==> yarrow <==
// TL_UART
module TL_UART #(
    parameter [15:0] C_DEFAULT_BAUD_RATE = 16'd868,
    parameter C_DEFAULT_TX_ON = 1,
    parameter C_DEFAULT_RX_ON = 1,
    parameter C_TILELINK_ID_WIDTH = 1
) (
    input  wire                           uart_clock_i,
    input  wire                           uart_reset_i,
    input  wire [                    2:0] uart_a_opcode,
    input  wire [                    2:0] uart_a_param,
    input  wire [                    2:0] uart_a_size,
    input  wire [C_TILELINK_ID_WIDTH-1:0] uart_a_source,
    input  wire [                   11:0] uart_a_address,
    input  wire [                    3:0] uart_a_mask,
    input  wire [                   31:0] uart_a_data,
    input  wire                           uart_a_corrupt,
    input  wire                           uart_a_valid,
    output wire                           uart_a_ready,
    output wire [                    2:0] uart_d_opcode,
    output wire [                    1:0] uart_d_param,
    output wire [                    2:0] uart_d_size,
    output wire [C_TILELINK_ID_WIDTH-1:0] uart_d_source,
    output wire                           uart_d_denied,
    output wire [                   31:0] uart_d_data,
    output wire                           uart_d_corrupt,
    output wire                           uart_d_valid,
    input  wire                           uart_d_ready,
    input  wire                           UART_RX,
  ...
==> flow/config.mk <==
export PLATFORM = sky130hd
export DESIGN_NAME = TL_UART
export DESIGN_NICKNAME = TL_UART
export VERILOG_FILES = /design/flow/design.v
export SDC_FILE = /design/flow/constraint.sdc
export NUM_CORES = 4
export LEC_CHECK = 0
export ABC_AREA = 0
export CAP_MARGIN = 20
export CORE_MARGIN = 2
export CORE_UTILIZATION = 40
export CTS_CLUSTER_DIAMETER = 80
export CTS_CLUSTER_SIZE = 29
export GPL_ROUTABILITY_DRIVEN = 0
export GPL_TIMING_DRIVEN = 1
export MAX_ROUTING_LAYER = met5
export SETUP_SLACK_MARGIN = -0.26
export SLEW_MARGIN = 20
==> flow/constraint.sdc <==
create_clock -name core_clock -period 8.0 [get_ports {uart_clock_i}]
set_input_delay 1.6000 -clock core_clock [delete_from_list [all_inputs] [get_ports {uart_clock_i}]]
set_output_delay 1.6000 -clock core_clock [all_outputs]
set_load 0.01 [all_outputs]
run.sh (not shown) runs the stock make flow with config.mk's settings and CLKGATE_MAP_FILE=.
==> inputs of sierra, as changes to yarrow <==
Settings changed: ABC_AREA 0 to default, CTS_CLUSTER_DIAMETER 80 to default, CTS_CLUSTER_SIZE 29 to default, GPL_ROUTABILITY_DRIVEN 0 to default, GPL_TIMING_DRIVEN 1 to default, MAX_ROUTING_LAYER met5 to default, PLACE_DENSITY from default to 0.6, SETUP_SLACK_MARGIN -0.26 to default.
==> qor summary <==
| quantity | sierra | yarrow |
|---|---|---|
| Met3 Track Usage GR | 4.84% | 3.85% |
| Final hold slack | 411 ps | 419 ps |
| Slew at the pin closest to its max-slew limit | 1010 ps | 1010 ps |
| Wire length reported by the detailed router | 64.8 mm | 63.6 mm |
| Critical register-to-register path endpoint | tx_fifo_inst.fifo[27][7]$_DFFE_PP_ | tx_fifo_inst.fifo[4][1]$_DFFE_PP_ |
| NetSw | 0.00166 W | 0.00144 W |
| Number of clock buffer instances in the layout | 93 | 38 |
| Switching Fraction | 21.3% | 22.5% |
| Clock buf/inv share | 7.57% | 3.62% |
| Routed length on met2 | 30.8 mm | 30.3 mm |
| Clock net power | 0.00349 W | 0.00211 W |
| Layout overhead on the synthesized area | 13.8% | 9.13% |
| Global-route met2 utilization | 27.6% | 27.6% |
| Status | timing/DRC/antenna clean | timing/DRC/antenna clean |

* * *

==> run D: inputs <==
Starting RTL as in the previous note.
export LEC_CHECK = 0
export ABC_AREA = 1
export CAP_MARGIN = 25
export CORE_ASPECT_RATIO = 0.97
export CORE_MARGIN = 2
export CORE_UTILIZATION = 72
export CTS_CLUSTER_SIZE = 14
export MAX_ROUTING_LAYER = met5
export PLACE_DENSITY_LB_ADDON = 0.02
export SETUP_SLACK_MARGIN = 1.17
export SLEW_MARGIN = 20
create_clock -name core_clock -period 4.06 [get_ports {uart_clock_i}]
==> inputs of run C, as changes to run D <==
- ABC_AREA: 1 -> default
- CORE_UTILIZATION: 72 -> 66
- CTS_CLUSTER_SIZE: 14 -> 39
- MAX_ROUTING_LAYER: met5 -> met4
- PLACE_DENSITY_LB_ADDON: 0.02 -> default
- SETUP_SLACK_MARGIN: 1.17 -> default
==> flow/constraint.sdc (replaced) <==
create_clock -name core_clock -period 5.15 [get_ports {uart_clock_i}]
set_input_delay 1.0300 -clock core_clock [delete_from_list [all_inputs] [get_ports {uart_clock_i}]]
set_output_delay 1.0300 -clock core_clock [all_outputs]
set_load 0.01 [all_outputs]
==> inputs of run Y, as changes to run D <==
- ABC_AREA: 1 -> default
- CAP_MARGIN: 25 -> 20
- CORE_ASPECT_RATIO: 0.97 -> default
- CTS_CLUSTER_SIZE: 14 -> default
- MAX_ROUTING_LAYER: met5 -> default
- PLACE_DENSITY_LB_ADDON: 0.02 -> 0.01
- SETUP_SLACK_MARGIN: 1.17 -> 0.58
==> flow/constraint.sdc (replaced) <==
create_clock -name core_clock -period 2.63 [get_ports {uart_clock_i}]
set_input_delay 0.5260 -clock core_clock [delete_from_list [all_inputs] [get_ports {uart_clock_i}]]
set_output_delay 0.5260 -clock core_clock [all_outputs]
set_load 0.01 [all_outputs]
==> inputs of run F, as changes to run D <==
- ABC_AREA: 1 -> default
- CAP_MARGIN: 25 -> 0
- CORE_ASPECT_RATIO: 0.97 -> default
- CTS_CLUSTER_SIZE: 14 -> default
- MAX_ROUTING_LAYER: met5 -> default
- PLACE_DENSITY: default -> 0.6
- PLACE_DENSITY_LB_ADDON: 0.02 -> default
- SETUP_SLACK_MARGIN: 1.17 -> default
==> flow/constraint.sdc (replaced) <==
create_clock -name core_clock -period 2.63 [get_ports {uart_clock_i}]
set_input_delay 0.5260 -clock core_clock [delete_from_list [all_inputs] [get_ports {uart_clock_i}]]
set_output_delay 0.5260 -clock core_clock [all_outputs]
set_load 0.01 [all_outputs]
==> comparison <==
Run F finished but failed the layout checks on setup timing. Run Y finished but fails on setup timing. Run D went through all stages and came out clean. Run C completed with no timing, DRC or antenna violations.
Clock power, highest first: run Y, run F, run D, run C.
The highest design area belongs to run Y, the lowest to run C.
Of run D and run C, run D has the higher sequential power (gap about 27%, measured against run C).
Total power: run Y > run F > run D > run C.
Against run Y, the global-route usage of run F is lower by 4.9 points.
In flip-flop count, run F and run Y do not differ.
Clock-buffer cell count: run D is higher than run Y (5).
Non-clock buffer count: run C < run D < run F < run Y.
Between run Y and run D, the lower utilization is in run D (gap 10 points).
In synthesized cell count, run Y and run C do not differ.
==> figures <==
quantity	run F	run Y	run D	run C
Logic depth of the worst setup path including buffers	7	9	8	8
Height of the die	205 um	205 um	206 um	211 um
Switching part of the total power	0.217	0.242	0.214	0.214
Clock buffer and inverter area fraction after layout	0.0668	0.0655	0.0654	0.0671
Simple-gate area share of the yosys netlist	0.0752	0.0752	0.168	0.0752
Final setup TNS	-104 ps	-79070 ps	0 ps	0 ps
Result of the run	failed layout checks	failed layout checks	finished clean	finished clean
Layout check failures	setup timing	setup timing	-	-
Final net count	2203	2223	3085	2014
Required time worst endpoint	2970 ps	3130 ps	4260 ps	5370 ps
Synth-to-layout area growth	17.6%	26.7%	12.2%	12.0%
Fp util	0.730	0.730	0.734	0.671
Combinational-cell power consumption	1.21 mW	1.66 mW	0.815 mW	0.493 mW
Via count of the routed design	18000	22000	21900	16000
Combined buffer and inverter count along the critical path	2	3	1	2
Tool warnings	59	60	58	58
Util after Layout	0.859	0.926	0.824	0.752
XORs/XNORs by Area	0.0223	0.0223	0.0154	0.0223
Post-Route Hold Slack	379 ps	247 ps	417 ps	408 ps
Cell seen most often among critical-path stages	sky130_fd_sc_hd__buf_4	-	-	sky130_fd_sc_hd__buf_4
Final period demand of the worst path	2730 ps	3160 ps	2980 ps	3710 ps
LEAKAGE	11.7 nW	12.4 nW	12.9 nW	10.6 nW
Number of ordinary inverters in the final layout	36	36	221	36

* * *

==> job 8500: inputs <==
TL_UART again, from the RTL that the note above started with.
Settings: LEC_CHECK=0, ABC_AREA=1, CAP_MARGIN=20, CORE_ASPECT_RATIO=0.69, CORE_MARGIN=2, CORE_UTILIZATION=72, CTS_CLUSTER_DIAMETER=394, CTS_CLUSTER_SIZE=10, PLACE_DENSITY_LB_ADDON=0.11, SETUP_SLACK_MARGIN=0.22, SLEW_MARGIN=20; clock period 2.63 ns.
==> inputs of job 4935, as changes to job 8500 <==
Settings changed: ABC_AREA 1 to not set, CORE_ASPECT_RATIO 0.69 to not set, CORE_UTILIZATION 72 to 68, CTS_CLUSTER_DIAMETER 394 to not set, CTS_CLUSTER_SIZE 10 to not set, PLACE_DENSITY set to 0.6, PLACE_DENSITY_LB_ADDON 0.11 to not set, SETUP_SLACK_MARGIN 0.22 to not set.
==> flow/constraint.sdc (replaced) <==
create_clock -name core_clock -period 2.75 [get_ports {uart_clock_i}]
set_input_delay 0.5500 -clock core_clock [delete_from_list [all_inputs] [get_ports {uart_clock_i}]]
set_output_delay 0.5500 -clock core_clock [all_outputs]
set_load 0.01 [all_outputs]
==> comparison table <==
Status: job 4935 timing/DRC/antenna clean; job 8500 timing/DRC/antenna clean
Cell area reported after detailed placement: job 4935 0.0316 mm^2; job 8500 0.0322 mm^2
Reg-to-Reg End: job 4935 rx_fifo_inst.fifo[23][2]; job 8500 RX_WATERMARK_IRQ_q
Power attributed to combinational cells: job 4935 1.04 mW; job 8500 1.44 mW
Lkg Pwr: job 4935 11.5 nW; job 8500 13.4 nW
CTS Buf Count: job 4935 70; job 8500 80
Worst-case register-to-register setup slack: job 4935 0.08 ns; job 8500 0.07 ns
Total tool warning count: job 4935 59; job 8500 61
Final wirelength: job 4935 68300 um; job 8500 80000 um
Final Cell Area: job 4935 0.0339 mm^2; job 8500 0.0349 mm^2
Post-synthesis chip area from yosys: job 4935 0.0291 mm^2; job 8500 0.0302 mm^2
Inverters, non-clock: job 4935 36; job 8500 221
Seq area share: job 4935 0.581; job 8500 0.566
Detail-routed via count per cell: job 4935 6.35; job 8500 6.25
Net count, final: job 4935 2168; job 8500 3174
And-or/or-and share of the synthesized area: job 4935 0.0399; job 8500 0.0933

* * *

==> cedar <==
TL_UART again, from the RTL that the note above started with.
Settings: LEC_CHECK=0, CAP_MARGIN=25, CORE_ASPECT_RATIO=0.97, CORE_MARGIN=2, CORE_UTILIZATION=41, CTS_CLUSTER_SIZE=71, HOLD_SLACK_MARGIN=0.17, MAX_ROUTING_LAYER=met4, PLACE_DENSITY_LB_ADDON=0.06, SLEW_MARGIN=20, TNS_END_PERCENT=65; clock period 5.15 ns.
==> raven: changes against cedar <==
==> flow/config.mk (replaced) <==
export PLATFORM = sky130hd
export DESIGN_NAME = TL_UART
export DESIGN_NICKNAME = TL_UART
export VERILOG_FILES = /design/flow/design.v
export SDC_FILE = /design/flow/constraint.sdc
export NUM_CORES = 4
export LEC_CHECK = 0
export ABC_AREA = 1
export CAP_MARGIN = 20
export CORE_MARGIN = 2
export CORE_UTILIZATION = 68
export PLACE_DENSITY = 0.6
export SLEW_MARGIN = 20
==> flow/constraint.sdc (replaced) <==
create_clock -name core_clock -period 7.91 [get_ports {uart_clock_i}]
set_input_delay 1.5820 -clock core_clock [delete_from_list [all_inputs] [get_ports {uart_clock_i}]]
set_output_delay 1.5820 -clock core_clock [all_outputs]
set_load 0.01 [all_outputs]
==> violet: changes against cedar <==
==> flow/config.mk (replaced) <==
export PLATFORM = sky130hd
export DESIGN_NAME = TL_UART
export DESIGN_NICKNAME = TL_UART
export VERILOG_FILES = /design/flow/design.v
export SDC_FILE = /design/flow/constraint.sdc
export NUM_CORES = 4
export LEC_CHECK = 0
export CAP_MARGIN = 20
export CORE_MARGIN = 2
export CORE_UTILIZATION = 65
export PLACE_DENSITY = 0.6
export SLEW_MARGIN = 20
==> flow/constraint.sdc (replaced) <==
create_clock -name core_clock -period 10.1 [get_ports {uart_clock_i}]
set_input_delay 2.0200 -clock core_clock [delete_from_list [all_inputs] [get_ports {uart_clock_i}]]
set_output_delay 2.0200 -clock core_clock [all_outputs]
set_load 0.01 [all_outputs]
==> qor summary <==
|  | violet | raven | cedar |
|---|---|---|---|
| Insertion delay of the later-clocked pin in the worst-skew pair | 0.60 ns | 0.60 ns | 0.62 ns |
| Non-clk bufs | 82 | 95 | 128 |
| Relative area of non-clock buffer cells in the final design | 2.55% | 2.65% | 3.67% |
| Worst slew pin tran | 1.04 ns | 0.951 ns | 0.971 ns |
| HPWL reported at the end of detailed placement | 38.1 mm | 43.7 mm | 43.8 mm |
| Mux cell area share after synthesis | 14.5% | 0.0662% | 14.5% |
| Clock network area share | 6.89% | 6.39% | 7.30% |
| Vias in the first global route | 15,551 | 20,206 | 15,926 |
| Met1 usage | 38.3% | 44.1% | 26.1% |
| All-layer global routing usage | 27.0% | 30.5% | 19.3% |
| Instance area after placement | 30,100 sq um | 31,100 sq um | 30,900 sq um |
| Arr. time, crit path | 5.10 ns | 4.48 ns | 3.93 ns |
| Sequential element share of the synthesized area | 67.8% | 65.2% | 67.8% |
| Met3 usage in global routing | 4.40% | 5.39% | 3.58% |
| Area occupied by registers | 19,700 sq um | 19,700 sq um | 19,700 sq um |
| M2 GR Usage | 44.6% | 47.0% | 30.4% |
| Outcome | timing/DRC/antenna clean | timing/DRC/antenna clean | timing/DRC/antenna clean |

* * *

==> 06-05 <==
Starting RTL as in the previous note.
==> flow/design.v (excerpt) <==
module TL_UART #(
    parameter [15:0] C_DEFAULT_BAUD_RATE = 16'd868,
    parameter C_DEFAULT_TX_ON = 1,
    parameter C_DEFAULT_RX_ON = 1,
    parameter C_TILELINK_ID_WIDTH = 1
) (
    input  wire                           uart_clock_i,
    input  wire                           uart_reset_i,
    input  wire [                    2:0] uart_a_opcode,
    input  wire [                    2:0] uart_a_param,
    input  wire [                    2:0] uart_a_size,
    input  wire [C_TILELINK_ID_WIDTH-1:0] uart_a_source,
    input  wire [                   11:0] uart_a_address,
    input  wire [                    3:0] uart_a_mask,
    input  wire [                   31:0] uart_a_data,
    input  wire                           uart_a_corrupt,
    input  wire                           uart_a_valid,
    output wire                           uart_a_ready,
    output wire [                    2:0] uart_d_opcode,
    output wire [                    1:0] uart_d_param,
    output wire [                    2:0] uart_d_size,
    output wire [C_TILELINK_ID_WIDTH-1:0] uart_d_source,
    output wire                           uart_d_denied,
    output wire [                   31:0] uart_d_data,
    output wire                           uart_d_corrupt,
    output wire                           uart_d_valid,
    input  wire                           uart_d_ready,
    input  wire                           UART_RX,
    output wire                           UART_TX,
    output wire                           UART_RX_IRQ,
    output wire                           UART_TX_IRQ
);
Settings: LEC_CHECK=0, ABC_AREA=1, CAP_MARGIN=20, CORE_MARGIN=2, CORE_UTILIZATION=37, CTS_CLUSTER_DIAMETER=306, CTS_CLUSTER_SIZE=29, GPL_ROUTABILITY_DRIVEN=0, GPL_TIMING_DRIVEN=0, HOLD_SLACK_MARGIN=0.1, MAX_ROUTING_LAYER=met4, SETUP_SLACK_MARGIN=-0.26, SLEW_MARGIN=20; clock period 8.0 ns.
==> 11-03: changes against 06-05 <==
Settings changed: ABC_AREA 1 to unset, CORE_UTILIZATION 37 to 72, CTS_CLUSTER_DIAMETER 306 to unset, CTS_CLUSTER_SIZE 29 to unset, GPL_ROUTABILITY_DRIVEN 0 to unset, GPL_TIMING_DRIVEN 0 to unset, HOLD_SLACK_MARGIN 0.1 to unset, MAX_ROUTING_LAYER met4 to unset, PLACE_DENSITY_LB_ADDON set to 0.01, SETUP_SLACK_MARGIN -0.26 to 0.6.
==> flow/constraint.sdc (replaced) <==
create_clock -name core_clock -period 2.75 [get_ports {uart_clock_i}]
set_input_delay 0.5500 -clock core_clock [delete_from_list [all_inputs] [get_ports {uart_clock_i}]]
set_output_delay 0.5500 -clock core_clock [all_outputs]
set_load 0.01 [all_outputs]
==> 05-01: changes against 06-05 <==
Settings changed: ABC_AREA 1 to unset, CORE_UTILIZATION 37 to 40, CTS_CLUSTER_DIAMETER 306 to unset, CTS_CLUSTER_SIZE 29 to unset, GPL_ROUTABILITY_DRIVEN 0 to unset, GPL_TIMING_DRIVEN 0 to unset, HOLD_SLACK_MARGIN 0.1 to unset, MAX_ROUTING_LAYER met4 to unset, PLACE_DENSITY set to 0.6, SETUP_SLACK_MARGIN -0.26 to unset.
==> flow/constraint.sdc (replaced) <==
create_clock -name core_clock -period 5.22 [get_ports {uart_clock_i}]
set_input_delay 1.0440 -clock core_clock [delete_from_list [all_inputs] [get_ports {uart_clock_i}]]
set_output_delay 1.0440 -clock core_clock [all_outputs]
set_load 0.01 [all_outputs]
==> results <==
quantity	06-05	05-01	11-03
Outcome	complete, no violations	complete, no violations	finished with violations
Layout check failures	-	-	negative setup slack
Kind of launch point of the worst setup path	primary input	primary input	flop
Placeable core region	0.0807 mm²	0.0717 mm²	0.0398 mm²
Synth Seq Share	65.2%	67.8%	67.8%
Core utilization of the finished layout	41.4%	46.5%	89.9%
Relative contribution of the clock network to total power	29.1%	44.8%	43.3%
Post-synthesis cell count	2901	1828	1828
Buffering overhead	5.06%	3.08%	8.80%
Non-CTS inverters	221	36	36
RSZ-0062 raised after global routing	false	false	true
Post-Syn Area per Cell	10.4 µm²	15.9 µm²	15.9 µm²
Mux contribution to synthesized area	0.0662%	14.5%	14.5%
Routed length on met1	36.2 mm	28.6 mm	30.4 mm
Slowest stage cell, crit path	nor2_1	clkdlybuf4s50_1	a221oi_2
Cell count of the worst reg-to-reg path	8	6	7
Cells in synth_stat.txt	2901	1828	1828
Post-layout net count	3126	2028	2218
Wire length after detailed routing	85.5 mm	65.5 mm	101 mm
Comb gate area	0.00896 mm²	0.00876 mm²	0.00990 mm²
Met3 wire len	6.16 mm	4.59 mm	12.9 mm
Clock buffers and inverters, area share	2.51%	7.45%	6.23%
WP depth	10	7	7
Switching portion of total power	23.4%	21.0%	23.8%
Seq pwr share	63.5%	51.2%	50.6%
Power figures rest on the tool's default switching activity, not on a simulated workload.
